$ cat flow/run.sh
#!/bin/bash
# the make line also repeats each setting of config.mk as NAME=value (left out here)
make -C /OpenROAD-flow-scripts/flow DESIGN_CONFIG=/design/flow/config.mk WORK_HOME=/design/flow/orfs CLKGATE_MAP_FILE= finish
$ cat flow/config.mk
export PLATFORM = sky130hd
export DESIGN_NAME = CONV
export DESIGN_NICKNAME = CONV
export VERILOG_FILES = /design/flow/design.v
export SDC_FILE = /design/flow/constraint.sdc
export NUM_CORES = 4
export LEC_CHECK = 0
export ABC_AREA = 1
export CAP_MARGIN = 20
export CORE_ASPECT_RATIO = 0.76
export CORE_MARGIN = 2
export CORE_UTILIZATION = 65
export GPL_ROUTABILITY_DRIVEN = 0
export GPL_TIMING_DRIVEN = 0
export MAX_ROUTING_LAYER = met4
export MIN_ROUTING_LAYER = met1
export PLACE_DENSITY_LB_ADDON = 0.28
export SETUP_SLACK_MARGIN = 1.32
export SLEW_MARGIN = 20
$ cat flow/constraint.sdc
create_clock -name core_clock -period 6.07 [get_ports {clk}]
set_input_delay 1.2140 -clock core_clock [delete_from_list [all_inputs] [get_ports {clk}]]
set_output_delay 1.2140 -clock core_clock [all_outputs]
set_load 0.01 [all_outputs]
$ cat flow/design.v
`timescale 1ns/10ps
module  CONV(
  input                      clk,
  input                      reset,
  output logic               busy,	
  input                      ready,	
  output logic        [13:0] iaddr,
  input               [7:0]  idata,	
  output logic               ioe,
  output logic               wen_L0,
  output logic               oe_L0,
  output logic        [13:0] addr_L0,
  output logic        [11:0] w_data_L0,
  input               [11:0] r_data_L0,
  output logic               wen_L1,
  output logic               oe_L1,
  output logic        [11:0] addr_L1,
  output logic        [11:0] w_data_L1,
  input               [11:0] r_data_L1,
  output logic               oe_weight,
  output logic        [15:0] addr_weight,
  input  logic signed [7:0]  r_data_weight,
  output logic               wen_L2,
  output logic        [3:0]  addr_L2,
  output logic        [31:0] w_data_L2
  );
  assign oe_L0 = 1'b0;
  localparam INITIAL0 = 0;
  localparam READ0    = 1;
  localparam EXECUTE0 = 2;
  localparam WRITE0   = 3;
  localparam DONE0    = 4;
  localparam EXECUTE1 = 0;
  localparam IDLE10   = 1;
  localparam WRITE1   = 2;
  localparam IDLE11   = 3;
  localparam DONE1    = 4;
  localparam INITIAL2 = 0;
  localparam IDLE20   = 1;
  localparam IDLE21   = 2;
  localparam READ2    = 3;
  localparam IDLE22   = 4;
  localparam IDLE23   = 5;
  localparam IDLE24   = 6;
  localparam IDLE25   = 7;
  localparam WRITE2   = 8;
  reg  [2:0]  layer0_cs;
  reg  [2:0]  layer0_ns;
  reg  [2:0]  layer1_cs;
  reg  [2:0]  layer1_ns;
  reg  [3:0]  layer2_cs;
  reg  [3:0]  layer2_ns;
  reg  [7:0]  column0_cnt;
  reg  [7:0]  column1_cnt;
  reg  [7:0]  row0_cnt;
  reg  [12:0] AfterFilter [0:8];
  reg  [7:0]  weight; 
  reg  [11:0] flatten;
  wire read0_done;
  wire read2_done;
  wire execute0_done;
  wire execute1_done;
  wire write0_done;
  wire write1_done;
  wire sr1_en;
  wire sr2_en;
  wire idle;
  assign read0_done = (iaddr==14'd130);
  assign read2_done = (addr_L1==4095);
  assign execute0_done = (iaddr==14'd133);
  assign execute1_done = (addr_L0==14'd129);
  assign write0_done = (addr_L0==16383);
  assign write1_done = (addr_L1==4095);
  assign sr1_en = (layer0_cs>=READ0);
  assign sr2_en = (layer1_cs>=EXECUTE1);
  assign idle = (column1_cnt>=126 && column1_cnt<255);
  always @(posedge clk, posedge reset) begin
    if (reset) layer0_cs <= INITIAL0;
    else       layer0_cs <= layer0_ns;
  end
  always @(*) begin
    layer0_ns=3'bx;
    case (layer0_cs)
      INITIAL0:
        begin
          if (ready)          layer0_ns=READ0;
          else                layer0_ns=INITIAL0;   
        end 
      READ0: 
        begin 
          if (read0_done)     layer0_ns=EXECUTE0;
          else                layer0_ns=READ0;     
        end 
      EXECUTE0: 
        begin 
          if (execute0_done)  layer0_ns=WRITE0;
          else                layer0_ns=EXECUTE0;  
        end  
      WRITE0: 
        begin 
          if (write0_done)    layer0_ns=DONE0;
          else                layer0_ns=WRITE0;    
        end
      DONE0:
        begin
                              layer0_ns=DONE0;     
        end
    endcase
  end
  always @(*) begin
    ioe=1;
    case (layer0_cs)
      INITIAL0:
        begin
        end
      READ0:
        begin
        end
      EXECUTE0:
        begin
        end
      WRITE0:
        begin
        end
      DONE0:
        begin
        end
    endcase
  end
  always @(posedge clk, posedge reset) begin
    if (reset) begin
      wen_L0<=0;
    end else begin
      if (layer0_ns==WRITE0) begin
        wen_L0<=1;
      end else begin
        wen_L0<=0;
      end
    end
  end
  always @(posedge clk, posedge reset) begin
    if (reset) layer1_cs <= EXECUTE1;
    else       layer1_cs <= layer1_ns;
  end
  always @(*) begin
    layer1_ns=2'bx;
    case (layer1_cs)
      EXECUTE1:
        begin
          if (execute1_done)  layer1_ns=IDLE10;
          else                layer1_ns=EXECUTE1;  
        end
      IDLE10:
        begin
                              layer1_ns=WRITE1;
        end
      WRITE1:
        begin
          if (write1_done)    layer1_ns=DONE1;
          else                layer1_ns=IDLE11;
        end
      IDLE11:
        begin
          if (idle)           layer1_ns=IDLE11;    
          else                layer1_ns=WRITE1;
        end
      DONE1:
        begin
                              layer1_ns=DONE1;     
        end
    endcase
  end
  always @(posedge clk, posedge reset) begin
    if (reset) begin
      wen_L1<=0;
    end else begin
      if (layer1_ns==WRITE1) begin
        wen_L1<=1;
      end else begin
        wen_L1<=0;
      end
    end
  end
  always @(posedge clk, posedge reset) begin
    if (reset) layer2_cs <= INITIAL2;
    else       layer2_cs <= layer2_ns;
  end
  always @(*) begin
    layer2_ns=4'bx;
    case (layer2_cs)
      INITIAL2:
        begin
          if (layer1_cs==DONE1) layer2_ns=IDLE20;
          else                  layer2_ns=INITIAL2;  
        end
      IDLE20:
        begin
                                layer2_ns=IDLE21; 
        end      
      IDLE21:      
        begin      
                                layer2_ns=READ2;   
        end
      READ2:
        begin
          if (read2_done)       layer2_ns=IDLE22;
          else                  layer2_ns=READ2;     
        end
      IDLE22:
        begin
                                layer2_ns=IDLE23;
        end
      IDLE23:
        begin
                                layer2_ns=IDLE24;   
        end
      IDLE24:
        begin
                                layer2_ns=IDLE25;   
        end
      IDLE25:  
        begin
                                layer2_ns=WRITE2;   
        end
      WRITE2:     
        begin      
                                layer2_ns=READ2;   
        end
    endcase
  end
  always @(*) begin
    wen_L2=0;
    oe_weight=1;
    oe_L1=0;
    case (layer2_cs)
      INITIAL2:
        begin
        end
      IDLE20:
        begin
          oe_L1=1;
        end
      IDLE21:
        begin
          oe_L1=1;
        end
      READ2:
        begin
          oe_L1=1;
        end
      IDLE22:
        begin
          oe_L1=1;
        end
      IDLE23:
        begin
          oe_L1=1;
        end
      IDLE24:
        begin
          oe_L1=1;
        end
      IDLE25:  
        begin
          oe_L1=1;
        end
      WRITE2: 
        begin
          wen_L2=1;
          oe_L1=1;
        end
    endcase
  end
  always @(posedge clk, posedge reset) begin
    if (reset) begin
      iaddr <= 0;
    end else begin
      iaddr <= iaddr+1;
    end
  end
  always @(posedge clk, posedge reset) begin
    if (reset) begin
      column0_cnt <= 0;
    end else begin
      if (layer0_cs>=EXECUTE0) begin
        if (column0_cnt!=127 && ioe) begin
          column0_cnt <= column0_cnt+1;
        end else if (column0_cnt==127 && ioe) begin
          column0_cnt <= 0;
        end
      end
    end
  end
  always @(posedge clk, posedge reset) begin
    if (reset) begin
      row0_cnt <= 0;
    end else begin
      if (layer0_cs>=EXECUTE0) begin
        if (column0_cnt!=127 && ioe) begin
          row0_cnt <= row0_cnt;
        end else if (column0_cnt==127 && ioe) begin
          row0_cnt <= row0_cnt+1;
        end
      end
    end
  end
  always @(posedge clk, posedge reset) begin
    if (reset) begin
      column1_cnt <= 0;
    end else begin
      if (layer1_cs>=WRITE1) begin
        if (column1_cnt!=255) begin
          column1_cnt <= column1_cnt+1;
        end else if (column1_cnt==255) begin
          column1_cnt <= 0;
        end
      end
    end
  end
  wire [7:0] p0;
  wire [7:0] p1;
  wire [7:0] p2;
  wire [7:0] p3;
  wire [7:0] p4;
  wire [7:0] p5;
  wire [7:0] p6;
  wire [7:0] p7;
  wire [7:0] p8;
  wire [8:0] p0_shf;
  wire [8:0] p5_shf;
  wire [8:0] p7_shf;
  wire [8:0] p8_shf;
  assign p0_shf = p0<<1;
  assign p5_shf = p5<<1;
  assign p7_shf = p7<<1;
  assign p8_shf = p8<<1;
  sr_8x259 sr1 (
    .clk(clk),
    .en(sr1_en),
    .sr_in(idata),
    .sr_tap1(p0),
    .sr_tap2(p1),
    .sr_tap3(p2),
    .sr_tap4(p3),
    .sr_tap5(p4),
    .sr_tap6(p5),
    .sr_tap7(p6),
    .sr_tap8(p7),
    .sr_tap9(p8)
  );
  always @(*) begin
    AfterFilter[0] =  - (p0_shf)       ;
    AfterFilter[1] =     0             ;
    AfterFilter[2] =     p2            ;
    AfterFilter[3] =     0             ;
    AfterFilter[4] =     p4            ;
    AfterFilter[5] =     p5_shf        ;
    AfterFilter[6] =     p6            ;
    AfterFilter[7] =     p7_shf        ;
    AfterFilter[8] =  -((p8_shf)+p8)   ;
    if (row0_cnt==0) begin
      AfterFilter[0] = 0;
      AfterFilter[1] = 0;
      AfterFilter[2] = 0;
    end
    if (column0_cnt==0) begin
      AfterFilter[0] = 0;
      AfterFilter[3] = 0;
      AfterFilter[6] = 0;
    end 
    if (column0_cnt==127) begin
      AfterFilter[2] = 0;
      AfterFilter[5] = 0;
      AfterFilter[8] = 0;
    end 
    if (row0_cnt==127) begin
      AfterFilter[6] = 0;
      AfterFilter[7] = 0;
      AfterFilter[8] = 0;
    end 
  end
  wire [12:0] add0_0;
  wire [12:0] add1_0;
  wire [12:0] add2_0;
  wire [12:0] add3_0;
  reg  [12:0] add0;
  reg  [12:0] add1;
  reg  [12:0] add2;
  reg  [12:0] add3;
  assign add0_0 = AfterFilter[0]+AfterFilter[2];
  assign add1_0 = AfterFilter[4]+AfterFilter[5];
  assign add2_0 = AfterFilter[6]+AfterFilter[7];
  assign add3_0 = AfterFilter[8];
  always @(posedge clk, posedge reset) begin
    if (reset) begin
      add0 <= 0; 
      add1 <= 0;
      add2 <= 0;
      add3 <= 0;
    end else begin
      add0 <= add0_0; 
      add1 <= add1_0;
      add2 <= add2_0;
      add3 <= add3_0;
    end
  end
  wire [12:0] add4_1;
  wire [12:0] add5_1;
  reg  [12:0] add4;
  reg  [12:0] add5;
  assign add4_1 = add0+add1;
  assign add5_1 = add2+add3;
  always @(posedge clk, posedge reset) begin
    if (reset) begin
      add4 <= 0;
      add5 <= 0;
    end else begin
      add4 <= add4_1;
      add5 <= add5_1;
    end
  end
  wire [12:0] add6_2;
  assign add6_2 = add4+add5;
  always @(posedge clk, posedge reset) begin
    if (reset) begin
      w_data_L0 <= 0;
    end else begin
      if (add6_2[12]) begin
        w_data_L0 <= 0;
      end else begin
        w_data_L0 <= add6_2;
      end
    end
  end
  always @(posedge clk, posedge reset) begin
    if (reset) begin
      addr_L0 <= 0;
    end else begin
      if (wen_L0) begin
        addr_L0 <= addr_L0+1;
      end
    end
  end
  wire [11:0] reg0;
  wire [11:0] reg1;
  sr_12x130 sr2 (
    .clk(clk),
    .en(sr2_en),
    .sr_in(w_data_L0),
    .sr_tap1(reg0),
    .sr_tap2(reg1)
  );
  reg [11:0] max_temp;
  always @(posedge clk, posedge reset) begin
    if (reset) begin
      max_temp <= 0;
    end else begin
      if (reg0>=reg1) begin
        max_temp <= reg0;
      end else begin
        max_temp <= reg1;
      end
    end
  end
  always @(posedge clk, posedge reset) begin
    if (reset) begin
      w_data_L1 <= 0;
    end else begin
      if (max_temp>= reg0 && max_temp>= reg1) begin
        w_data_L1 <= max_temp;
      end else if (reg0>= max_temp && reg0>= reg1) begin
        w_data_L1 <= reg0;
      end else begin
        w_data_L1 <= reg1;
      end
    end
  end
  always @(posedge clk, posedge reset) begin
    if (reset) begin
      addr_L1 <= 0;
    end else begin
      if (wen_L1||layer1_cs==DONE1) begin
        addr_L1 <= addr_L1+1;
      end
    end
  end
  always @(posedge clk, posedge reset) begin
    if (reset) begin
      addr_weight <= 0;
    end else begin
      if (layer1_cs==DONE1) begin
        addr_weight <= addr_weight+1;
      end
    end
  end
  always @(posedge clk, posedge reset) begin
    if (reset) begin
      weight <= 0;
      flatten <= 0;
    end else begin
      weight <= r_data_weight;
      flatten <= r_data_L1;
    end
  end
  wire [20:0] fc0;
  reg [20:0] fc;
  mul FC (
    .in1(weight),
    .in2({1'b0,flatten}),
    .out(fc0)
  );
  always @(posedge clk, posedge reset) begin
    if (reset) begin
      fc <= 0;
    end else begin
      fc <= fc0;
    end
  end
  reg  [31:0] fc_acc;
  wire [31:0] fc_sum0;
  wire [31:0] signed_fc;
  wire [31:0] signed_fc_acc;
  assign signed_fc = $signed(fc);
  assign signed_fc_acc = $signed(fc_acc);
  CLA32 cla (
    .a(signed_fc),
    .b(signed_fc_acc),
    .cin(1'b0),
    .out(fc_sum0)
  );
  always @(posedge clk, posedge reset) begin
    if (reset) begin
      fc_acc <= 0;
    end else begin 
      if (layer2_cs==IDLE24) begin
        fc_acc <= 0;
      end else begin
        if ((layer2_cs==READ2||layer2_cs==IDLE21||layer2_cs==IDLE22||layer2_cs==IDLE23||layer2_cs==IDLE25||layer2_cs==WRITE2) && addr_L1!=2) begin
          fc_acc <= fc_sum0;
        end
      end
    end
  end
  reg [31:0] fc_sum;
  always @(posedge clk, posedge reset) begin
    if (reset) begin
      fc_sum <= 0;
    end else begin
      fc_sum <= fc_sum0;
    end
  end
  reg [31:0] w_data_L2_reg;
  wire [15:0] fc_sum_shf;
  assign fc_sum_shf = fc_sum>>16;
  always @(*) begin
    if (fc_sum[31]==1) begin
      w_data_L2_reg = $signed(fc_sum_shf);
    end else begin
      w_data_L2_reg = fc_sum;
    end
  end
  always @(posedge clk, posedge reset) begin
    if (reset) begin
      w_data_L2 <= 0;
    end else begin
      if (layer2_cs==INITIAL2) begin
        w_data_L2 <= 0;
      end else begin
        w_data_L2 <= w_data_L2_reg;
      end
    end       
  end
  always @(posedge clk, posedge reset) begin
    if (reset) begin
      addr_L2 <= 0;
    end else begin
      if (wen_L2) begin
        addr_L2 <= addr_L2+1;
      end
    end
  end
  always @(posedge clk, posedge reset) begin
    if (reset) begin
      busy <= 0;
    end else begin
      case (addr_weight)
        40963: busy <= 1;
        40964: busy <= 0;
      endcase
    end
  end
endmodule
module CLA32 (
  input [31:0] a,
  input [31:0] b,
  input        cin,
  output [32:0] out
);
  wire cout0;
  wire cout1;
  wire cout2;
  CLA8 cla0 (.a(a[7:0]),   .b(b[7:0]),   .cin(cin),   .sum(out[7:0]),   .cout(cout0)   );
  CLA8 cla1 (.a(a[15:8]),  .b(b[15:8]),  .cin(cout0), .sum(out[15:8]),  .cout(cout1)   );
  CLA8 cla2 (.a(a[23:16]), .b(b[23:16]), .cin(cout1), .sum(out[23:16]), .cout(cout2)   );
  CLA8 cla3 (.a(a[31:24]), .b(b[31:24]), .cin(cout2), .sum(out[31:24]), .cout(out[32]) );
endmodule
module CLA8 (
  input [7:0] a,
  input [7:0] b,
  input       cin,
  output [7:0] sum,
  output       cout
);
  wire [7:0] p;
  wire [7:0] g;
  wire [6:0] c;  
  CLG clg8 (
    .cin(cin),
    .p(p),
    .g(g),
    .cout({cout, c[6:0]})
  );
  CLA_FA cla_fa0 (.a(a[0]), .b(b[0]), .cin(cin), .sum(sum[0]), .g(g[0]), .p(p[0]));
  genvar i;
  generate
  for (i=1;i<8;i=i+1) begin:cla_fa
    CLA_FA cla_fa (.a(a[i]), .b(b[i]), .cin(c[i-1]), .sum(sum[i]), .g(g[i]), .p(p[i]));
  end
  endgenerate
endmodule
module CLG (
  input cin,
  input [7:0] p,
  input [7:0] g,
  output [7:0] cout
);
  assign cout[0] = (cin & p[0])                                                  | (g[0])                                                                                                                                                                                                                                                                     ;
  assign cout[1] = (cin & p[0] & p[1])                                           | (g[0] & p[1])                                           | (g[1])                                                                                                                                                                                                           ;
  assign cout[2] = (cin & p[0] & p[1] & p[2])                                    | (g[0] & p[1] & p[2])                                    | (g[1] & p[2])                                    | (g[2])                                                                                                                                                        ;
  assign cout[3] = (cin & p[0] & p[1] & p[2] & p[3])                             | (g[0] & p[1] & p[2] & p[3])                             | (g[1] & p[2] & p[3])                             | (g[2] & p[3])                             | (g[3] )                                                                                                           ;
  assign cout[4] = (cin & p[0] & p[1] & p[2] & p[3] & p[4])                      | (g[0] & p[1] & p[2] & p[3] & p[4])                      | (g[1] & p[2] & p[3] & p[4])                      | (g[2] & p[3] & p[4])                      | (g[3] & p[4])                      | (g[4])                                                                       ;
  assign cout[5] = (cin & p[0] & p[1] & p[2] & p[3] & p[4] & p[5])               | (g[0] & p[1] & p[2] & p[3] & p[4] & p[5])               | (g[1] & p[2] & p[3] & p[4] & p[5])               | (g[2] & p[3] & p[4] & p[5])               | (g[3] & p[4] & p[5])               | (g[4] & p[5])               | (g[5])                                         ;
  assign cout[6] = (cin & p[0] & p[1] & p[2] & p[3] & p[4] & p[5] & p[6])        | (g[0] & p[1] & p[2] & p[3] & p[4] & p[5] & p[6])        | (g[1] & p[2] & p[3] & p[4] & p[5] & p[6])        | (g[2] & p[3] & p[4] & p[5] & p[6])        | (g[3] & p[4] & p[5] & p[6])        | (g[4] & p[5] & p[6])        | (g[5] & p[6])         | (g[6])                 ;
  assign cout[7] = (cin & p[0] & p[1] & p[2] & p[3] & p[4] & p[5] & p[6] & p[7]) | (g[0] & p[1] & p[2] & p[3] & p[4] & p[5] & p[6] & p[7]) | (g[1] & p[2] & p[3] & p[4] & p[5] & p[6] & p[7]) | (g[2] & p[3] & p[4] & p[5] & p[6] & p[7]) | (g[3] & p[4] & p[5] & p[6] & p[7]) | (g[4] & p[5] & p[6] & p[7]) | (g[5] & p[6] & p[7])  | (g[6] & p[7]) | (g[7]) ;
endmodule
module CLA_FA (  
  input a,
  input b,
  input cin,
  output sum,
  output p,
  output g
);
  assign sum = a^b^cin;
  assign p   = a|b;
  assign g   = a&b;
endmodule
module mul (
  input  [7:0]  in1,  
  input  [12:0] in2,  
  output reg [20:0] out  
);
  reg  [20:0] add0;
  reg  [18:0] add1;
  reg  [16:0] add2;
  reg  [14:0] add3;
  reg  [12:0] add4;
  reg  [10:0] add5;
  reg  [8:0]  add6;
  wire [8:0]  in1_shf;
  wire [9:0]  in1_x;   
  wire [9:0]  in1_x2;
  assign in1_shf = in1<<1;
  assign in1_x   = {{2{in1[7]}}, in1};
  assign in1_x2  = in1_x<<1;
  always @(*) begin
    add0=0;
    case ({in2[1:0],1'b0})
      3'b000, 3'b111 : add0 =  0; 
      3'b001, 3'b010 : add0 = $signed( in1     ); 
      3'b101, 3'b110 : add0 = $signed(-in1_x   ); 
      3'b011         : add0 = $signed( in1_shf ); 
      3'b100         : add0 = $signed(-in1_x2  ); 
    endcase
  end
  always @(*) begin
    add1=0;
    case (in2[3:1])
      3'b000, 3'b111 : add1 =  0; 
      3'b001, 3'b010 : add1 = $signed( in1     ); 
      3'b101, 3'b110 : add1 = $signed(-in1_x   ); 
      3'b011         : add1 = $signed( in1_shf ); 
      3'b100         : add1 = $signed(-in1_x2  ); 
    endcase
  end
  always @(*) begin
    add2=0;
    case (in2[5:3])
      3'b000, 3'b111 : add2 =  0; 
      3'b001, 3'b010 : add2 = $signed( in1     ); 
      3'b101, 3'b110 : add2 = $signed(-in1_x   ); 
      3'b011         : add2 = $signed( in1_shf ); 
      3'b100         : add2 = $signed(-in1_x2  ); 
    endcase
  end
  always @(*) begin
    add3=0;
    case (in2[7:5])
      3'b000, 3'b111 : add3 =  0; 
      3'b001, 3'b010 : add3 = $signed( in1     ); 
      3'b101, 3'b110 : add3 = $signed(-in1_x   ); 
      3'b011         : add3 = $signed( in1_shf ); 
      3'b100         : add3 = $signed(-in1_x2  ); 
    endcase
  end
  always @(*) begin
    add4=0;
    case (in2[9:7])
      3'b000, 3'b111 : add4 =  0; 
      3'b001, 3'b010 : add4 = $signed( in1     ); 
      3'b101, 3'b110 : add4 = $signed(-in1_x   ); 
      3'b011         : add4 = $signed( in1_shf ); 
      3'b100         : add4 = $signed(-in1_x2  ); 
    endcase
  end
  always @(*) begin
    add5=0;
    case (in2[11:9])
      3'b000, 3'b111 : add5 =  0; 
      3'b001, 3'b010 : add5 = $signed( in1     ); 
      3'b101, 3'b110 : add5 = $signed(-in1_x   ); 
      3'b011         : add5 = $signed( in1_shf ); 
      3'b100         : add5 = $signed(-in1_x2  ); 
    endcase
  end
  always @(*) begin
    add6=0;
    case ({in2[12],in2[12:11]})
      3'b000, 3'b111 : add6 =  0; 
      3'b001, 3'b010 : add6 = $signed( in1     ); 
      3'b101, 3'b110 : add6 = $signed(-in1_x   ); 
      3'b011         : add6 = $signed( in1_shf ); 
      3'b100         : add6 = $signed(-in1_x2  ); 
    endcase
  end
  wire [20:0] sum0;
  wire [20:0] carry0;
  wire [20:0] carry0_shf;
  assign carry0_shf = carry0<<1;
  adder21 adder21_0 (
    .a(add0),
    .b({add1,2'b0}),
    .cin({add2,4'b0}),
    .sum(sum0),
    .cout(carry0)
  );
  wire [20:0] sum1;
  wire [20:0] carry1;
  wire [20:0] carry1_shf;
  assign carry1_shf = carry1<<1;
  adder21 adder21_1 (
    .a({add3,6'b0}),
    .b({add4,8'b0}),
    .cin({add5,10'b0}),
    .sum(sum1),
    .cout(carry1)
  );
  wire [20:0] sum2;
  wire [20:0] carry2;
  wire [20:0] carry2_shf;
  assign carry2_shf = carry2<<1;
  adder21 adder21_2 (
    .a(sum0),
    .b(carry0_shf),
    .cin(sum1),
    .sum(sum2),
    .cout(carry2)
  );
  wire [20:0] sum3;
  wire [20:0] carry3;
  wire [20:0] carry3_shf;
  assign carry3_shf = carry3<<1;
  adder21 adder21_3 (
    .a(carry1_shf),
    .b(carry2_shf),
    .cin(sum2),
    .sum(sum3),
    .cout(carry3)
  );
  wire [20:0] sum4;
  wire [20:0] carry4;
  wire [20:0] carry4_shf;
  assign carry4_shf = carry4<<1;
  adder21 adder21_4 (
    .a(carry3_shf),
    .b(sum3),
    .cin({add6,12'b0}),
    .sum(sum4),
    .cout(carry4)
  );
  reg [11:0] out_temp0;  
  reg [10:0] out_temp1;
  reg [10:0] out_temp2;
  always @(*) begin
    out_temp0 = sum4[10:0]+carry4_shf[10:0]; 
  end
  always @(*) begin
    out_temp1 = sum4[20:11]+carry4_shf[20:11]+1;  
    out_temp2 = sum4[20:11]+carry4_shf[20:11];    
  end
  always @(*) begin
    if (out_temp0[11]) begin  
      out = {out_temp1, out_temp0[10:0]};
    end else begin            
      out = {out_temp2, out_temp0[10:0]};
    end
  end
endmodule
module adder21 (
  input [20:0] a,
  input [20:0] b,
  input [20:0] cin,
  output [20:0] sum,
  output [20:0] cout
);
  genvar i;
  generate
    for (i=0;i<21;i=i+1) begin:FA
      FA fa (.a(a[i]), .b(b[i]), .cin(cin[i]), .sum(sum[i]), .cout(cout[i]));
    end
  endgenerate
endmodule
module FA (
  input a, 
  input b,
  input cin,
  output sum, 
  output cout 
);
  wire c1, c2, s1;
  HA ha1(.a(a), .b(b), .cout(c1), .sum(s1));
  HA ha2(.a(s1), .b(cin), .cout(c2), .sum(sum));
  or (cout, c1, c2);
endmodule
module HA (
  input a, 
  input b,
  output sum, 
  output cout 
);
  xor (sum, a, b);
  and (cout, a, b);
endmodule
module sr_8x259 (
  input clk,
  input en,
  input  [7:0] sr_in,
  output [7:0] sr_tap1,
  output [7:0] sr_tap2,
  output [7:0] sr_tap3,
  output [7:0] sr_tap4,
  output [7:0] sr_tap5,
  output [7:0] sr_tap6,
  output [7:0] sr_tap7, 
  output [7:0] sr_tap8, 
  output [7:0] sr_tap9 
);
  reg [7:0] sr [0:258];
  integer i;
  always @(posedge clk) begin
    if (en) begin
      sr[258] <= sr_in;
      for (i=0;i<258;i=i+1) begin
        sr[i] <= sr[i+1];
      end
    end
  end
  assign sr_tap1 = sr[0];
  assign sr_tap2 = sr[1];
  assign sr_tap3 = sr[2];
  assign sr_tap4 = sr[128];
  assign sr_tap5 = sr[129];
  assign sr_tap6 = sr[130];
  assign sr_tap7 = sr[256];
  assign sr_tap8 = sr[257];
  assign sr_tap9 = sr[258];
endmodule
module sr_12x130 (
  input clk,
  input en,
  input  [11:0] sr_in,
  output [11:0] sr_tap1,
  output [11:0] sr_tap2
);
  reg [11:0] sr [0:129];
  integer i;
  always @(posedge clk) begin
    if (en) begin
      sr[129] <= sr_in;
      for (i=0;i<129;i=i+1) begin
        sr[i] <= sr[i+1];
      end
    end
  end
  assign sr_tap1 = sr[1];
  assign sr_tap2 = sr[129];
endmodule
==> results.sh, run 1 <==
# flow metrics
export IMPL_fin_crit_sh=1.05
export IMPL_wirelength_um=231000
export IMPL_sw_frac_of_total=0.229
export IMPL_r2r_end="fc[20]$_DFF_PP0_"
export IMPL_top_power_group="registers"
export IMPL_avgSynthCellArea_sq_um=21.6
export IMPL_yosys_top_cells_count="edfxtp_1, inv_1, dfrtp_1, nand2_1, ha_1"
export IMPL_max_freq_mhz=157
export IMPL_yosysWarnings=8
export IMPL_combinationalPower_uw=4780
export IMPL_ys_area_sq_um=130000
export IMPL_grt_use_total=0.231
export IMPL_synthDistinctLibCells=58
export IMPL_powerSeq_uw=30100
export IMPL_aoi_share=0.0157
export IMPL_violations="negative setup slack"
export IMPL_flop_cell="edfxtp_1"
export IMPL_h_tree_depth=5
export IMPL_setup_tns_final_ns=-0.856
export IMPL_edf_count=3620
export IMPL_worst_path_largest_cell_delay_ns=0.70
export IMPL_pg_clk_uw=22100
export IMPL_rsz0062_at_grt="yes"
export IMPL_hpwl_um=101000
export IMPL_drt_antenna_violating_nets=0
export IMPL_worstMarginPinSlew_ns=1.17
export IMPL_combPwrFrac=0.084
export IMPL_drc_errors=0
export IMPL_drt_iter0_drc=6694
export IMPL_hold_class="reg -> reg"
export IMPL_numPortBuffers=151
export IMPL_syn_area_sq_um=130000
export IMPL_setup_ws_ns=-0.306
export IMPL_critical_path_buf_inv_count=6
export IMPL_wl_per_cell_um=24.1
export IMPL_insertion_delay_ns=0.89
export IMPL_crit_start="weight[1]$_DFF_PP0_"
export IMPL_timing_rr_start="weight[1]$_DFF_PP0_"
export IMPL_pre_cts_slack_ns=-1.33
export IMPL_hold_path_depth=0
export IMPL_die_x_um=517
export IMPL_die_h_um=394
export IMPL_maxCapViolations=0
export IMPL_async_reset_ff_frac=0.0872
export IMPL_syn2layout_area_growth_pct=14.5
export IMPL_crit_fanout=4
export IMPL_p_sw_uw=13000
export IMPL_coreArea_sq_um=199000
export IMPL_start_kind="flop"
export IMPL_slew_violations=0
export IMPL_overflow=0
export IMPL_final_cells=9607
export IMPL_grt_max_degree=113
export IMPL_dp_cells=8913
export IMPL_cts_tree="done"
export IMPL_crit_arrival_ns=7.11
export IMPL_mux_share=0.0000865
export IMPL_ys_top_logic_family="adder cells"
export IMPL_leakagePower_uw=0.0542
export IMPL_synth_xor_area_share=0.0104
export IMPL_finClkSkew_ns=0.0583
export IMPL_top_cell_area_share=0.835
export IMPL_syn_inst=6020
export IMPL_tool_warnings=130
export IMPL_power_clock_fraction=0.388
export IMPL_fin_nets=6981
export IMPL_fa_ha_area_frac=0.0320
export IMPL_io_pins=167
export IMPL_fp_utilization=0.652
export IMPL_ys_seq_share=0.902
export IMPL_setup_violations=4
export IMPL_clockBufferDepth=4
export IMPL_hold_buffers=0
export IMPL_crit_top_cell="nand2_2"
export IMPL_p_seq_frac=0.528
export IMPL_holdCritStartpoint="sr2.sr[128][0]$_DFFE_PP_"
export IMPL_drtPass1Iterations=23
export IMPL_end_kind="flop"
export IMPL_grt_pass1_wl_um=344000
export IMPL_regToRegSetupSlack_ns=-0.31
export IMPL_chipArea_sq_um=204000
export IMPL_top_area_cell="edfxtp_1"
export IMPL_rows=143
export IMPL_crit_cells=28
export IMPL_status="failed layout checks"
export IMPL_fin_area_sq_um=149000
export IMPL_synthTopCellsByArea="edfxtp_1, dfrtp_1, ha_1, inv_1, fa_1"
export IMPL_fin_crit_ns=6.38
export IMPL_whs_endpoint="sr2.sr[127][0]$_DFFE_PP_"
export IMPL_ys_flops=3966
export IMPL_p_int_uw=43900
export IMPL_synth_top_cell_by_count="edfxtp_1"
export IMPL_grt_pass1_vias=56300
export IMPL_vias_per_cell=5.69
export IMPL_cpMaxStageDelayCell="fa_1"
export IMPL_worstRegToRegCells=28
export IMPL_synthSimpleGateAreaFrac=0.0250
export IMPL_powerDensity_nw_per_um2=382
export IMPL_cts_root_buffer="clkbuf_16"
export IMPL_numCtsBuffers=344
export IMPL_critical_path_class="reg -> reg"
export IMPL_cts_sinks=3966
export IMPL_antenna_found_initial=14
export IMPL_crit_end="fc[20]$_DFF_PP0_"
export IMPL_ir_drop_mv=0.319
export IMPL_crit_required_ns=6.81
export IMPL_place_area_sq_um=137000
export IMPL_slew_headroom=0.211
export IMPL_clk_pin_slew_ns=0.08
export IMPL_cpLargestDelayFamily="adder cells"
export IMPL_num_vias=54700
export IMPL_hold_violations=0
export IMPL_yosys_cells=6020
[metrics by stage]
step / hold WS (ns) / utilization / total power (uW)
after global routing: 0.388 / 0.747 / 58700
after detailed placement: 0.405 / 0.685 / 33400
after CTS: 0.382 / 0.745 / 56600
after global placement: 0.401 / 0.677 / 33400
after floorplan: 0.350 / - / 32500
final: 0.387 / 0.747 / 56900
[final cells by class]
cell class	count	area [sq um]
fillers	10200	50500
repair buffers	278	3610
plain buffers	34	200
clock buffers	418	9120
inverters	479	1850
clock inverters	199	1910
well taps	2682	3360
diodes	9	22.5
multi-input cells	1542	11600
flip-flops and latches	3966	117000
[what timing repair did]
action,4_1_cts,5_1_grt
setup endpoints to repair,14,13
buffers inserted,58,10
gates resized,133,53
pin swaps,33,26
[metal layers]
metal,global-route usage,part of all wire
met5,-,0
met4,0.0818,0.041
met3,0.0345,0.059
met2,0.363,0.49
met1,0.317,0.41
==> inputs of run 2 (changes only) <==
Settings changed: ABC_AREA 1 to default, CORE_ASPECT_RATIO 0.76 to default, CORE_UTILIZATION 65 to 57, GPL_ROUTABILITY_DRIVEN 0 to default, GPL_TIMING_DRIVEN 0 to default, MAX_ROUTING_LAYER met4 to default, MIN_ROUTING_LAYER met1 to default, PLACE_DENSITY from default to 0.6, PLACE_DENSITY_LB_ADDON 0.28 to default, SETUP_SLACK_MARGIN 1.32 to 1.66.
Clock period 6.07 ns to 6.47 ns, I/O delays scaled along.
==> results.sh, run 2 <==
# flow metrics
export IMPL_status="timing/DRC/antenna clean"
export IMPL_grt_use_total=0.158
export IMPL_fin_area_sq_um=150000
export IMPL_timing_rr_start="weight[0]$_DFF_PP0_"
export IMPL_numPortBuffers=151
export IMPL_crit_end="fc[20]$_DFF_PP0_"
export IMPL_avgSynthCellArea_sq_um=22.3
export IMPL_place_gp_congestion=0.790
export IMPL_worst_path_largest_cell_delay_ns=0.61
export IMPL_nFillCells=14900
export IMPL_fin_crit_ns=5.76
export IMPL_place_area_sq_um=137000
export IMPL_finClkSkew_ns=0.0995
export IMPL_coreArea_sq_um=228000
export IMPL_yosys_cells=5856
export IMPL_wirelength_um=185000
export IMPL_syn2layout_area_growth_pct=14.6
export IMPL_rows=175
export IMPL_seq_area_sq_um=117000
export IMPL_crit_arrival_ns=6.55
export IMPL_maxCapViolations=0
export IMPL_flop_cell="edfxtp_1"
export IMPL_die_h_um=483
export IMPL_pre_cts_slack_ns=0.372
export IMPL_ys_top_logic_family="adder cells"
export IMPL_fa_ha_area_frac=0.0318
export IMPL_insertion_delay_ns=0.96
export IMPL_p_int_uw=42700
export IMPL_cts_tree="done"
export IMPL_hpwl_um=99200
export IMPL_synth_top_cell_by_count="edfxtp_1"
export IMPL_critical_path_class="reg -> reg"
export IMPL_drt_iter0_drc=4409
export IMPL_synthDistinctLibCells=79
export IMPL_crit_start="weight[0]$_DFF_PP0_"
export IMPL_powerDensity_nw_per_um2=358
export IMPL_leakagePower_uw=0.0538
export IMPL_fin_crit_sh=0.891
export IMPL_slew_headroom=0.283
export IMPL_top_power_group="registers"
export IMPL_overflow=0
export IMPL_crit_required_ns=7.26
export IMPL_critical_path_buf_inv_count=5
export IMPL_logic_area_sq_um=12600
export IMPL_clockBufferDepth=4
export IMPL_r2r_end="fc[20]$_DFF_PP0_"
export IMPL_combPwrFrac=0.063
export IMPL_yosysWarnings=8
export IMPL_powerSeq_uw=28200
export IMPL_synth_xor_area_share=0.0136
export IMPL_drc_errors=0
export IMPL_top_cell_area_share=0.831
export IMPL_rsz0062_at_grt="yes"
export IMPL_tool_warnings=145
export IMPL_async_reset_ff_frac=0.0872
export IMPL_regToRegSetupSlack_ns=0.71
export IMPL_grt_max_degree=206
export IMPL_syn_inst=5856
export IMPL_wl_per_cell_um=19.0
export IMPL_grt_pass1_wl_um=286000
export IMPL_power_clock_fraction=0.410
export IMPL_max_freq_mhz=174
export IMPL_slew_violations=0
export IMPL_antenna_found_initial=14
export IMPL_mux_share=0.00449
export IMPL_crit_fanout=7
export IMPL_cts_sinks=3966
export IMPL_numCtsBuffers=391
export IMPL_syn_area_sq_um=131000
export IMPL_cts_root_buffer="clkbuf_16"
export IMPL_io_pins=167
export IMPL_worstRegToRegCells=25
export IMPL_hold_buffers=0
export IMPL_hold_path_depth=0
export IMPL_synthTopCellsByArea="edfxtp_1, dfrtp_1, ha_1, fa_1, xnor2_1"
export IMPL_end_kind="flop"
export IMPL_vias_per_cell=5.22
export IMPL_fin_nets=6781
export IMPL_drt_antenna_violating_nets=0
export IMPL_yosys_top_cells_count="edfxtp_1, dfrtp_1, inv_1, ha_1, nor2_1"
export IMPL_worstMarginPinSlew_ns=1.07
export IMPL_setup_ws_ns=0.706
export IMPL_hold_slack_ns=0.352
export IMPL_fin_util=0.658
export IMPL_die_x_um=483
export IMPL_hold_violations=0
export IMPL_whs_endpoint="sr1.sr[130][2]$_DFFE_PP_"
export IMPL_fp_utilization=0.574
export IMPL_num_vias=50900
export IMPL_chipArea_sq_um=233000
export IMPL_cpMaxStageDelayCell="fa_1"
export IMPL_hold_class="reg -> reg"
export IMPL_ys_area_sq_um=131000
export IMPL_edf_count=3620
export IMPL_setup_violations=0
export IMPL_synthSimpleGateAreaFrac=0.0215
export IMPL_grt_pass1_vias=49500
export IMPL_top_area_cell="edfxtp_1"
export IMPL_sw_frac_of_total=0.204
export IMPL_holdCritStartpoint="sr1.sr[131][2]$_DFFE_PP_"
export IMPL_clk_pin_slew_ns=0.06
export IMPL_p_sw_uw=10900
export IMPL_ys_flops=3966
export IMPL_cpLargestDelayFamily="adder cells"
export IMPL_combinationalPower_uw=3400
export IMPL_start_kind="flop"
export IMPL_drtPass1Iterations=7
export IMPL_p_seq_frac=0.527
export IMPL_crit_cells=25
export IMPL_pg_clk_uw=22000
export IMPL_aoi_share=0.0217
export IMPL_ys_seq_share=0.897
export IMPL_ir_drop_mv=0.262
export IMPL_h_tree_depth=5
export IMPL_crit_top_cell="fa_1"
## run 2: area by class of cell
type	instances	share of cell area
Timing Repair Buffer	274	0.0183
Sequential cell	3966	0.783
Antenna cell	4	0.0000668
Multi-Input combinational cell	1568	0.0837
Clock inverter	222	0.0151
Clock buffer	470	0.0684
Inverter	244	0.00614
Tap cell	3009	0.0251
## run 2: stage by stage
step            TNS, ns  total power, uW  std cells
2_1_floorplan  -7914.37            30700       5857
3_3_place_gp          0            31600       9048
3_5_place_dp          0            31700       9048
4_1_cts               0            54100       9747
5_1_grt               0            55800       9754
6_report              0            53600       9757
## run 2: per-layer routing
| metal | GRT usage | part of all wire | wire length (um) | vias up |
|---|---|---|---|---|
| li1 | - | - | - | 23600 |
| met1 | 0.267 | 0.52 | 96700 | 26100 |
| met2 | 0.206 | 0.41 | 75900 | 898 |
| met3 | 0.0290 | 0.041 | 7570 | 364 |
| met4 | 0.0563 | 0.028 | 5180 | 0 |
| met5 | 0 | 0 | 0 | - |
## run 2: repair_timing
action                                  4_1_cts  5_1_grt
setup buffers                                 7        6
gates resized                                46       31
endpoints found under the setup margin       10       15
pin swaps                                    20       20
==> inputs of run 3 (changes only) <==
Settings changed: CELL_PAD_IN_SITES_DETAIL_PLACEMENT from default to 2, CELL_PAD_IN_SITES_GLOBAL_PLACEMENT from default to 1, CORE_UTILIZATION 57 to 56, CTS_CLUSTER_SIZE from default to 92, GPL_TIMING_DRIVEN from default to 1, HOLD_SLACK_MARGIN from default to -0.01, MIN_ROUTING_LAYER from default to met2, PLACE_DENSITY 0.6 to 0.87, SETUP_SLACK_MARGIN 1.66 to default, SLEW_MARGIN 20 to 0, TNS_END_PERCENT from default to 95.
Clock period 6.47 ns to 10.7 ns, I/O delays scaled along.
==> results.sh, run 3 <==
# implementation run metrics
export IMPL_status="stopped before the end"
export IMPL_stop_stage="detailed placement"
export IMPL_tool_error="Error: detail_place.tcl, 38 bad optional access"
export IMPL_synthDistinctLibCells=79
export IMPL_chipArea_sq_um=237000
export IMPL_top_cell_area_share=0.831
export IMPL_fp_utilization=0.563
export IMPL_syn_area_sq_um=131000
export IMPL_synthTopCellsByArea="edfxtp_1, dfrtp_1, ha_1, fa_1, xnor2_1"
export IMPL_yosysWarnings=8
export IMPL_mux_share=0.00449
export IMPL_synthSimpleGateAreaFrac=0.0215
export IMPL_rows=177
export IMPL_flop_cell="edfxtp_1"
export IMPL_yosys_top_cells_count="edfxtp_1, dfrtp_1, inv_1, ha_1, nor2_1"
export IMPL_ys_top_logic_family="adder cells"
export IMPL_coreArea_sq_um=232000
export IMPL_ys_seq_share=0.897
export IMPL_top_area_cell="edfxtp_1"
export IMPL_numPortBuffers=151
export IMPL_place_gp_congestion=0.798
export IMPL_fa_ha_area_frac=0.0318
export IMPL_yosys_cells=5856
export IMPL_avgSynthCellArea_sq_um=22.3
export IMPL_io_pins=167
export IMPL_syn_inst=5856
export IMPL_ys_flops=3966
export IMPL_edf_count=3620
export IMPL_async_reset_ff_frac=0.0872
export IMPL_die_h_um=487
export IMPL_aoi_share=0.0217
export IMPL_synth_xor_area_share=0.0136
export IMPL_ys_area_sq_um=131000
export IMPL_die_x_um=487
export IMPL_synth_top_cell_by_count="edfxtp_1"
## run 3: through the flow
step           TNS (ns)  power, uW  instance area, sq um
3_3_place_gp          0      19000                136000
2_1_floorplan  -2080.45      18600                131000
==> inputs of run 4 (changes only) <==
Settings changed: CELL_PAD_IN_SITES_DETAIL_PLACEMENT 2 to default, CELL_PAD_IN_SITES_GLOBAL_PLACEMENT 1 to default, CORE_UTILIZATION 56 to 70, CTS_CLUSTER_SIZE 92 to 14, GPL_TIMING_DRIVEN 1 to default, HOLD_SLACK_MARGIN -0.01 to default, MIN_ROUTING_LAYER met2 to default, PLACE_DENSITY 0.87 to default, SLEW_MARGIN 0 to 20, TNS_END_PERCENT 95 to default.
Clock period 10.7 ns to 6.55 ns, I/O delays scaled along.
==> results.sh, run 4 <==
# flow metrics
export IMPL_pg_clk_uw=21300
export IMPL_vias_per_cell=6.07
export IMPL_cts_sinks=3966
export IMPL_yosys_cells=5856
export IMPL_end_kind="flop"
export IMPL_fin_area_sq_um=148000
export IMPL_num_vias=55700
export IMPL_whs_endpoint="sr2.sr[97][11]$_DFFE_PP_"
export IMPL_synthDistinctLibCells=79
export IMPL_start_kind="flop"
export IMPL_hpwl_um=101000
export IMPL_rsz0062_at_grt="no"
export IMPL_grtUsageMet1=0.372
export IMPL_flop_cell="edfxtp_1"
export IMPL_numPortBuffers=151
export IMPL_crit_arrival_ns=6.96
export IMPL_fin_crit_sh=0.937
export IMPL_hold_buffers=0
export IMPL_p_sw_uw=11700
export IMPL_setup_violations=0
export IMPL_drt_iter0_drc=6957
export IMPL_crit_fanout=6
export IMPL_insertion_delay_ns=0.99
export IMPL_place_area_sq_um=136000
export IMPL_cts_tree="done"
export IMPL_die_h_um=436
export IMPL_use_met2=0.464
export IMPL_fa_ha_area_frac=0.0318
export IMPL_synthTopCellsByArea="edfxtp_1, dfrtp_1, ha_1, fa_1, xnor2_1"
export IMPL_tool_warnings=149
export IMPL_clk_pin_slew_ns=0.13
export IMPL_r2r_end="fc[20]$_DFF_PP0_"
export IMPL_fin_crit_ns=6.14
export IMPL_worstMarginPinSlew_ns=1.11
export IMPL_hold_violations=0
export IMPL_synth_xor_area_share=0.0136
export IMPL_grt_pass1_wl_um=384000
export IMPL_die_x_um=436
export IMPL_wl_per_cell_um=28.7
export IMPL_syn_area_sq_um=131000
export IMPL_antenna_found_initial=10
export IMPL_holdCritStartpoint="sr2.sr[98][11]$_DFFE_PP_"
export IMPL_cpLargestDelayFamily="adder cells"
export IMPL_powerDensity_nw_per_um2=353
export IMPL_ys_area_sq_um=131000
export IMPL_synthSimpleGateAreaFrac=0.0215
export IMPL_mux_share=0.00449
export IMPL_cts_resized=0
export IMPL_busiest_layer="met2"
export IMPL_combinationalPower_uw=2940
export IMPL_finClkSkew_ns=0.0942
export IMPL_syn_inst=5856
export IMPL_leakagePower_uw=0.0531
export IMPL_ir_drop_mv=0.354
export IMPL_hold_class="reg -> reg"
export IMPL_place_gp_congestion=0.811
export IMPL_numCtsBuffers=377
export IMPL_crit_start="weight[1]$_DFF_PP0_"
export IMPL_status="timing/DRC/antenna clean"
export IMPL_top_power_group="registers"
export IMPL_powerSeq_uw=27900
export IMPL_ys_top_logic_family="adder cells"
export IMPL_total_power_uw=52200
export IMPL_grt_max_degree=207
export IMPL_setup_tns_final_ns=0
export IMPL_yosysWarnings=8
export IMPL_dp_cells=8521
export IMPL_chipArea_sq_um=190000
export IMPL_drc_errors=0
export IMPL_coreArea_sq_um=185000
export IMPL_nFillCells=8401
export IMPL_top_area_cell="edfxtp_1"
export IMPL_timing_rr_start="weight[1]$_DFF_PP0_"
export IMPL_use_met3=0.0454
export IMPL_crit_top_cell="fa_1"
export IMPL_critical_path_class="reg -> reg"
export IMPL_async_reset_ff_frac=0.0872
export IMPL_critical_path_buf_inv_count=3
export IMPL_top_cell_area_share=0.831
export IMPL_crit_required_ns=7.37
export IMPL_cpMaxStageDelayCell="fa_1"
export IMPL_p_int_uw=40500
export IMPL_syn2layout_area_growth_pct=12.9
export IMPL_slew_headroom=0.261
export IMPL_h_tree_depth=5
export IMPL_cts_root_buffer="clkbuf_16"
export IMPL_synth_top_cell_by_count="edfxtp_1"
export IMPL_path_cells="buf_4 -> nor3_1 -> nand2_1 -> or3_4 -> xor2_2 -> nand2_1 -> o21ai_0 -> o21ai_0 -> a21oi_1 -> fa_1 -> inv_1 -> fa_1 -> fa_1 -> inv_1 -> fa_1 -> ha_1 -> nand2_1 -> a211oi_1 -> a311o_1 -> a41o_1 -> o41ai_2 -> o21bai_1 -> a21oi_1 -> xor2_1"
export IMPL_crit_cells=24
export IMPL_slew_violations=0
export IMPL_combPwrFrac=0.056
export IMPL_regToRegSetupSlack_ns=0.41
export IMPL_power_clock_fraction=0.408
export IMPL_final_cells=9171
export IMPL_wirelength_um=263000
export IMPL_edf_count=3620
export IMPL_clockBufferDepth=4
export IMPL_drt_antenna_violating_nets=0
export IMPL_maxCapViolations=0
export IMPL_sw_frac_of_total=0.224
export IMPL_fp_utilization=0.705
export IMPL_overflow=0
export IMPL_grt_pass1_vias=57900
export IMPL_io_pins=167
export IMPL_p_seq_frac=0.535
export IMPL_crit_end="fc[20]$_DFF_PP0_"
export IMPL_yosys_top_cells_count="edfxtp_1, dfrtp_1, inv_1, ha_1, nor2_1"
export IMPL_fin_nets=6757
export IMPL_rows=158
export IMPL_hold_path_depth=0
export IMPL_ys_seq_share=0.897
export IMPL_avgSynthCellArea_sq_um=22.3
export IMPL_cts_setup_buffers=0
export IMPL_grt_use_total=0.277
export IMPL_worstRegToRegCells=24
export IMPL_max_freq_mhz=163
export IMPL_worst_path_largest_cell_delay_ns=0.60
export IMPL_ys_flops=3966
export IMPL_aoi_share=0.0217
export IMPL_drtPass1Iterations=8
[run 4: area by class of cell]
type | instances | area, sq um | share of cell area
antenna | 3 | 7.51 | 0.0000508
clock buffer | 475 | 10000 | 0.0677
clock inverter | 171 | 1310 | 0.00889
inverter | 244 | 920 | 0.00623
multi-input combinational | 1568 | 12300 | 0.0833
sequential | 3966 | 117000 | 0.795
tap | 2480 | 3100 | 0.0210
timing repair buffer | 264 | 2650 | 0.0179
[run 4: per-stage QoR]
step	setup WS (ns)	hold WS, ns	util
after floorplan	-2.84	0.350	-
after global placement	0.265	0.368	0.735
after detailed placement	0.284	0.394	0.735
after CTS	0.231	0.375	0.796
after global routing	0.00878	0.388	0.796
final	0.413	0.368	0.796
[run 4: layer usage]
| layer | up-vias | share of wire |
|---|---|---|
| li1 | 23500 | - |
| met1 | 28700 | 0.38 |
| met2 | 2802 | 0.51 |
| met3 | 740 | 0.068 |
| met4 | 16 | 0.044 |
| met5 | - | 0.00045 |
==> inputs of run 5 (changes only) <==
Settings changed: ABC_AREA from default to 0, CELL_PAD_IN_SITES_DETAIL_PLACEMENT from default to 1, CORE_UTILIZATION 70 to 65, CTS_CLUSTER_DIAMETER from default to 351, CTS_CLUSTER_SIZE 14 to default, GPL_ROUTABILITY_DRIVEN from default to 0, PLACE_DENSITY_LB_ADDON from default to 0.1, SLEW_MARGIN 20 to 10, TNS_END_PERCENT from default to 30.
Clock period 6.55 ns to 8.0 ns, I/O delays scaled along.
==> results.sh, run 5 <==
# flow metrics
export IMPL_syn_area_sq_um=131000
export IMPL_aoi_share=0.0217
export IMPL_crit_arrival_ns=8.44
export IMPL_rsz0062_at_grt="no"
export IMPL_nFillCells=14900
export IMPL_top_area_cell="edfxtp_1"
export IMPL_cts_root_buffer="clkbuf_16"
export IMPL_whs_endpoint="sr2.sr[15][4]$_DFFE_PP_"
export IMPL_max_freq_mhz=132
export IMPL_pg_clk_uw=18100
export IMPL_cts_tree="done"
export IMPL_ys_flops=3966
export IMPL_powerSeq_uw=22900
export IMPL_power_clock_fraction=0.416
export IMPL_setup_violations=0
export IMPL_avgSynthCellArea_sq_um=22.3
export IMPL_synthSimpleGateAreaFrac=0.0215
export IMPL_flop_cell="edfxtp_1"
export IMPL_fin_crit_sh=0.947
export IMPL_finClkSkew_ns=0.0736
export IMPL_worst_path_largest_cell_delay_ns=0.83
export IMPL_crit_required_ns=8.86
export IMPL_clk_pin_slew_ns=0.07
export IMPL_end_kind="flop"
export IMPL_path_cells="inv_1 -> ha_1 -> nand2_1 -> or3_1 -> nor2_1 -> or2_2 -> mux2i_1 -> a22o_1 -> inv_1 -> fa_2 -> fa_1 -> fa_1 -> inv_1 -> fa_1 -> ha_1 -> and2_1 -> o21ai_0 -> o21ai_1 -> o311ai_0 -> nand2b_1 -> a21oi_1 -> xnor2_1"
export IMPL_tool_warnings=135
export IMPL_rows=164
export IMPL_met3_length_um=11500
export IMPL_h_tree_depth=5
export IMPL_fin_nets=6701
export IMPL_r2r_end="fc[19]$_DFF_PP0_"
export IMPL_die_h_um=453
export IMPL_num_vias=53800
export IMPL_insertion_delay_ns=0.98
export IMPL_overflow=0
export IMPL_powerDensity_nw_per_um2=293
export IMPL_grt_max_degree=207
export IMPL_fp_utilization=0.654
export IMPL_maxCapViolations=0
export IMPL_chipArea_sq_um=205000
export IMPL_grt_pass1_vias=57600
export IMPL_mux_share=0.00449
export IMPL_die_x_um=453
export IMPL_yosysWarnings=8
export IMPL_numPortBuffers=151
export IMPL_fin_crit_ns=7.58
export IMPL_grt_pass1_wl_um=380000
export IMPL_p_seq_frac=0.527
export IMPL_ir_drop_mv=0.335
export IMPL_timing_rr_start="weight[0]$_DFF_PP0_"
export IMPL_grt_use_total=0.254
export IMPL_drt_iter0_drc=5136
export IMPL_synth_top_cell_by_count="edfxtp_1"
export IMPL_crit_start="weight[0]$_DFF_PP0_"
export IMPL_worstRegToRegCells=22
export IMPL_hpwl_um=116000
export IMPL_holdCritStartpoint="sr2.sr[16][4]$_DFFE_PP_"
export IMPL_place_area_sq_um=136000
export IMPL_fa_ha_area_frac=0.0318
export IMPL_antenna_found_initial=8
export IMPL_crit_cells=22
export IMPL_regToRegSetupSlack_ns=0.42
export IMPL_combPwrFrac=0.057
export IMPL_yosys_cells=5856
export IMPL_critical_path_class="reg -> reg"
export IMPL_numCtsBuffers=378
export IMPL_route_met2_wl_um=130000
export IMPL_hold_buffers=0
export IMPL_cpMaxStageDelayCell="fa_2"
export IMPL_fin_util=0.742
export IMPL_start_kind="flop"
export IMPL_drtPass1Iterations=6
export IMPL_slew_headroom=0.262
export IMPL_critical_path_buf_inv_count=3
export IMPL_synthDistinctLibCells=79
export IMPL_ys_top_logic_family="adder cells"
export IMPL_crit_fanout=12
export IMPL_cpLargestDelayFamily="adder cells"
export IMPL_status="timing/DRC/antenna clean"
export IMPL_wl_per_cell_um=26.9
export IMPL_vias_per_cell=5.77
export IMPL_edf_count=3620
export IMPL_coreArea_sq_um=200000
export IMPL_combinationalPower_uw=2470
export IMPL_ys_seq_share=0.897
export IMPL_top_power_group="registers"
export IMPL_cts_sinks=3966
export IMPL_fin_area_sq_um=148000
export IMPL_hold_class="reg -> reg"
export IMPL_wirelength_um=251000
export IMPL_logic_area_sq_um=12300
export IMPL_ys_area_sq_um=131000
export IMPL_yosys_top_cells_count="edfxtp_1, dfrtp_1, inv_1, ha_1, nor2_1"
export IMPL_slew_violations=0
export IMPL_syn2layout_area_growth_pct=13.4
export IMPL_synth_xor_area_share=0.0136
export IMPL_drt_antenna_violating_nets=0
export IMPL_drc_errors=0
export IMPL_async_reset_ff_frac=0.0872
export IMPL_top_cell_area_share=0.831
export IMPL_sw_frac_of_total=0.219
export IMPL_p_sw_uw=9500
export IMPL_leakagePower_uw=0.0532
export IMPL_hold_path_depth=0
export IMPL_maxUsedRoutingLayer="met5"
export IMPL_seq_area_sq_um=117000
export IMPL_wl_met1_um=101000
export IMPL_clockBufferDepth=4
export IMPL_synthTopCellsByArea="edfxtp_1, dfrtp_1, ha_1, fa_1, xnor2_1"
export IMPL_syn_inst=5856
export IMPL_crit_end="fc[19]$_DFF_PP0_"
export IMPL_p_int_uw=33900
export IMPL_io_pins=167
export IMPL_worstMarginPinSlew_ns=1.11
export IMPL_hold_violations=0
## run 5: layout make-up
type                            count  share of cell area
Sequential cell                  3966               0.791
Multi-Input combinational cell   1568              0.0828
Clock buffer                      469              0.0677
Tap cell                         2656              0.0224
Timing Repair Buffer              207              0.0148
Clock inverter                    201              0.0145
Inverter                          244             0.00623
Antenna cell                        4           0.0000675
## run 5: per-stage QoR
step	std cells	setup WS (ns)	hold WS, ns	TNS, ns	total power (uW)
after global routing	9313	0.0253	0.389	0	44700
final	9315	0.421	0.388	0	43400
after floorplan	5857	-3.19	0.350	-3979.50	24800
after detailed placement	8636	0.675	0.405	0	25600
after global placement	8635	1.05	0.401	0	25400
after CTS	9306	0.504	0.381	0	43800
## run 5: routing by layer
layer	vias up	track usage
met4	6	0.0794
met2	1774	0.429
met3	537	0.0368
li1	23400	-
met5	-	0
met1	28100	0.348
## run 5: timing repair
| action | CTS | global route |
|---|---|---|
| resized | 0 | 1 |
| setup endpoints to repair | 0 | 2 |
| setup buffers | 0 | 0 |
==> inputs of run 6 (changes only) <==
Settings changed: ABC_AREA 0 to 1, CAP_MARGIN 20 to 0, CELL_PAD_IN_SITES_DETAIL_PLACEMENT 1 to default, CORE_UTILIZATION 65 to 72, CTS_CLUSTER_DIAMETER 351 to 86, CTS_CLUSTER_SIZE from default to 15, GPL_ROUTABILITY_DRIVEN 0 to default, PLACE_DENSITY_LB_ADDON 0.1 to default, SETUP_SLACK_MARGIN from default to 0.3, SLEW_MARGIN 10 to 20, TNS_END_PERCENT 30 to default.
Clock period 8.0 ns to 4.92 ns, I/O delays scaled along.
==> results.sh, run 6 <==
# implementation run metrics
export IMPL_place_gp_congestion=0.851
export IMPL_clockBufferDepth=4
export IMPL_syn_inst=6020
export IMPL_rows=156
export IMPL_synth_xor_area_share=0.0104
export IMPL_flop_cell="edfxtp_1"
export IMPL_synthTopCellsByArea="edfxtp_1, dfrtp_1, ha_1, inv_1, fa_1"
export IMPL_io_pins=167
export IMPL_die_x_um=429
export IMPL_tool_error="[ERROR DPL-0033] detailed placement checks failed during check placement."
export IMPL_synthSimpleGateAreaFrac=0.0250
export IMPL_syn_area_sq_um=130000
export IMPL_avgSynthCellArea_sq_um=21.6
export IMPL_edf_count=3620
export IMPL_ys_area_sq_um=130000
export IMPL_yosys_top_cells_count="edfxtp_1, inv_1, dfrtp_1, nand2_1, ha_1"
export IMPL_synth_top_cell_by_count="edfxtp_1"
export IMPL_fa_ha_area_frac=0.0320
export IMPL_place_area_sq_um=137000
export IMPL_cts_sinks=3966
export IMPL_numCtsBuffers=316
export IMPL_hold_buffers=0
export IMPL_ys_flops=3966
export IMPL_aoi_share=0.0157
export IMPL_ys_top_logic_family="adder cells"
export IMPL_numPortBuffers=151
export IMPL_synthDistinctLibCells=58
export IMPL_status="stopped before the end"
export IMPL_fp_utilization=0.722
export IMPL_yosys_cells=6020
export IMPL_yosysWarnings=8
export IMPL_h_tree_depth=5
export IMPL_hpwl_um=130000
export IMPL_async_reset_ff_frac=0.0872
export IMPL_die_h_um=429
export IMPL_stop_stage="global routing"
export IMPL_top_cell_area_share=0.835
export IMPL_ys_seq_share=0.902
export IMPL_coreArea_sq_um=180000
export IMPL_cts_root_buffer="clkbuf_16"
export IMPL_top_area_cell="edfxtp_1"
export IMPL_chipArea_sq_um=184000
export IMPL_mux_share=0.0000865
## run 6: what timing repair did
item                                    in CTS
hold endpoints to repair                     0
pin swaps                                   43
resized                                     77
endpoints found under the setup margin      16
setup buffers                               13
## run 6: stage by stage
stage                     worst slack (ns)   util  std cells  hold WS, ns
after floorplan                     -11.32      -       6021        0.350
after global placement               -1.16  0.759       8749        0.401
after detailed placement             -1.20  0.759       8749        0.405
after CTS                           -0.620  0.809       9173        0.391
==> inputs of run 7 (changes only) <==
Settings changed: CAP_MARGIN 0 to 20, CELL_PAD_IN_SITES_DETAIL_PLACEMENT from default to 1, CORE_UTILIZATION 72 to 44, CTS_CLUSTER_DIAMETER 86 to 73, CTS_CLUSTER_SIZE 15 to default, GPL_ROUTABILITY_DRIVEN from default to 0, PLACE_DENSITY_LB_ADDON from default to 0.1, SETUP_SLACK_MARGIN 0.3 to default, TNS_END_PERCENT from default to 30.
Clock period 4.92 ns to 8.0 ns, I/O delays scaled along.
==> results.sh, run 7 <==
# flow metrics
export IMPL_status="timing/DRC/antenna clean"
export IMPL_timing_rr_start="weight[1]$_DFF_PP0_"
export IMPL_ir_drop_mv=0.220
export IMPL_numPortBuffers=151
export IMPL_synthTopCellsByArea="edfxtp_1, dfrtp_1, ha_1, inv_1, fa_1"
export IMPL_syn2layout_area_growth_pct=15.0
export IMPL_synthDistinctLibCells=58
export IMPL_slew_violations=0
export IMPL_seq_area_sq_um=117000
export IMPL_nFillCells=26000
export IMPL_fin_crit_ns=6.75
export IMPL_synth_top_cell_by_count="edfxtp_1"
export IMPL_io_pins=167
export IMPL_grt_max_degree=203
export IMPL_vias_per_cell=4.77
export IMPL_fin_crit_sh=0.844
export IMPL_powerSeq_uw=22900
export IMPL_holdCritStartpoint="sr1.sr[60][1]$_DFFE_PP_"
export IMPL_crit_arrival_ns=7.54
export IMPL_worstMarginPinSlew_ns=1.10
export IMPL_die_h_um=548
export IMPL_overflow=0
export IMPL_ys_top_logic_family="adder cells"
export IMPL_p_sw_uw=8940
export IMPL_coreArea_sq_um=294000
export IMPL_flop_cell="edfxtp_1"
export IMPL_combPwrFrac=0.046
export IMPL_crit_end="fc[19]$_DFF_PP0_"
export IMPL_drt_antenna_violating_nets=0
export IMPL_top_cell_area_share=0.835
export IMPL_drtPass1Iterations=5
export IMPL_top_power_group="registers"
export IMPL_sw_frac_of_total=0.209
export IMPL_pre_cts_slack_ns=1.37
export IMPL_async_reset_ff_frac=0.0872
export IMPL_h_tree_depth=5
export IMPL_p_seq_frac=0.536
export IMPL_logic_area_sq_um=10900
export IMPL_num_vias=51700
export IMPL_rsz0062_at_grt="no"
export IMPL_ys_seq_share=0.902
export IMPL_finClkSkew_ns=0.0312
export IMPL_wirelength_um=193000
export IMPL_slew_headroom=0.261
export IMPL_end_kind="flop"
export IMPL_hpwl_um=103000
export IMPL_die_x_um=548
export IMPL_syn_area_sq_um=130000
export IMPL_fin_nets=6921
export IMPL_hold_class="reg -> reg"
export IMPL_hold_path_depth=0
export IMPL_ys_area_sq_um=130000
export IMPL_syn_inst=6020
export IMPL_cts_tree="done"
export IMPL_crit_fanout=9
export IMPL_power_clock_fraction=0.418
export IMPL_crit_top_cell="nand2_1"
export IMPL_ys_flops=3966
export IMPL_setup_tns_final_ns=0
export IMPL_max_freq_mhz=148
export IMPL_crit_cells=29
export IMPL_aoi_share=0.0157
export IMPL_synthSimpleGateAreaFrac=0.0250
export IMPL_r2r_end="fc[19]$_DFF_PP0_"
export IMPL_maxCapViolations=0
export IMPL_chipArea_sq_um=300000
export IMPL_yosys_cells=6020
export IMPL_wl_per_cell_um=17.8
export IMPL_drc_errors=0
export IMPL_avgSynthCellArea_sq_um=21.6
export IMPL_clk_pin_slew_ns=0.06
export IMPL_hold_buffers=0
export IMPL_leakagePower_uw=0.0541
export IMPL_cpMaxStageDelayCell="fa_1"
export IMPL_hold_violations=0
export IMPL_fa_ha_area_frac=0.0320
export IMPL_crit_required_ns=8.79
export IMPL_grt_pass1_wl_um=316000
export IMPL_synth_xor_area_share=0.0104
export IMPL_edf_count=3620
export IMPL_drt_iter0_drc=4678
export IMPL_powerDensity_nw_per_um2=285
export IMPL_combinationalPower_uw=1970
export IMPL_insertion_delay_ns=0.90
export IMPL_whs_endpoint="sr1.sr[59][1]$_DFFE_PP_"
export IMPL_start_kind="flop"
export IMPL_mux_share=0.0000865
export IMPL_regToRegSetupSlack_ns=1.25
export IMPL_cts_setup_buffers=0
export IMPL_cts_resized=0
export IMPL_cpLargestDelayFamily="adder cells"
export IMPL_grt_use_total=0.131
export IMPL_pg_clk_uw=17800
export IMPL_crit_start="weight[1]$_DFF_PP0_"
export IMPL_critical_path_buf_inv_count=5
export IMPL_p_int_uw=33700
export IMPL_clockBufferDepth=4
export IMPL_cts_sinks=3966
export IMPL_top_area_cell="edfxtp_1"
export IMPL_worstRegToRegCells=29
export IMPL_grt_pass1_vias=54300
export IMPL_antenna_found_initial=10
export IMPL_fp_utilization=0.443
export IMPL_yosysWarnings=8
export IMPL_setup_ws_ns=1.25
export IMPL_setup_violations=0
export IMPL_rows=199
export IMPL_numCtsBuffers=396
export IMPL_critical_path_class="reg -> reg"
export IMPL_tool_warnings=129
export IMPL_yosys_top_cells_count="edfxtp_1, inv_1, dfrtp_1, nand2_1, ha_1"
export IMPL_worst_path_largest_cell_delay_ns=0.56
export IMPL_cts_root_buffer="clkbuf_16"
-- run 7: cell type report --
cell class | instances | share of cell area
inverters | 479 | 0.0121
multi-input cells | 1542 | 0.0728
repair buffers | 200 | 0.0141
clock buffers | 499 | 0.0705
diodes | 4 | 0.0000669
well taps | 3919 | 0.0328
flip-flops and latches | 3966 | 0.784
clock inverters | 231 | 0.0136
-- run 7: layer usage --
metal	vias to the layer above	share of wire	wire length [um]	track usage
met1	26700	0.50	96000	0.205
met2	878	0.43	83800	0.185
li1	23700	-	-	-
met4	0	0.030	5810	0.0432
met5	-	0	0	0
met3	469	0.039	7530	0.0247
-- run 7: through the flow --
stage / instance area, sq um / hold WS, ns / power, uW / utilization / instances
after detailed placement: 137000 / 0.405 / 25300 / 0.466 / 10100
after floorplan: 130000 / 0.350 / 24600 / - / 6021
after global routing: 150000 / 0.397 / 44400 / 0.509 / 10800
after global placement: 137000 / 0.402 / 25200 / 0.466 / 10100
after CTS: 150000 / 0.392 / 43400 / 0.509 / 10800
final: 150000 / 0.390 / 42700 / 0.509 / 10800
Power is estimated from default activity; no workload was simulated.
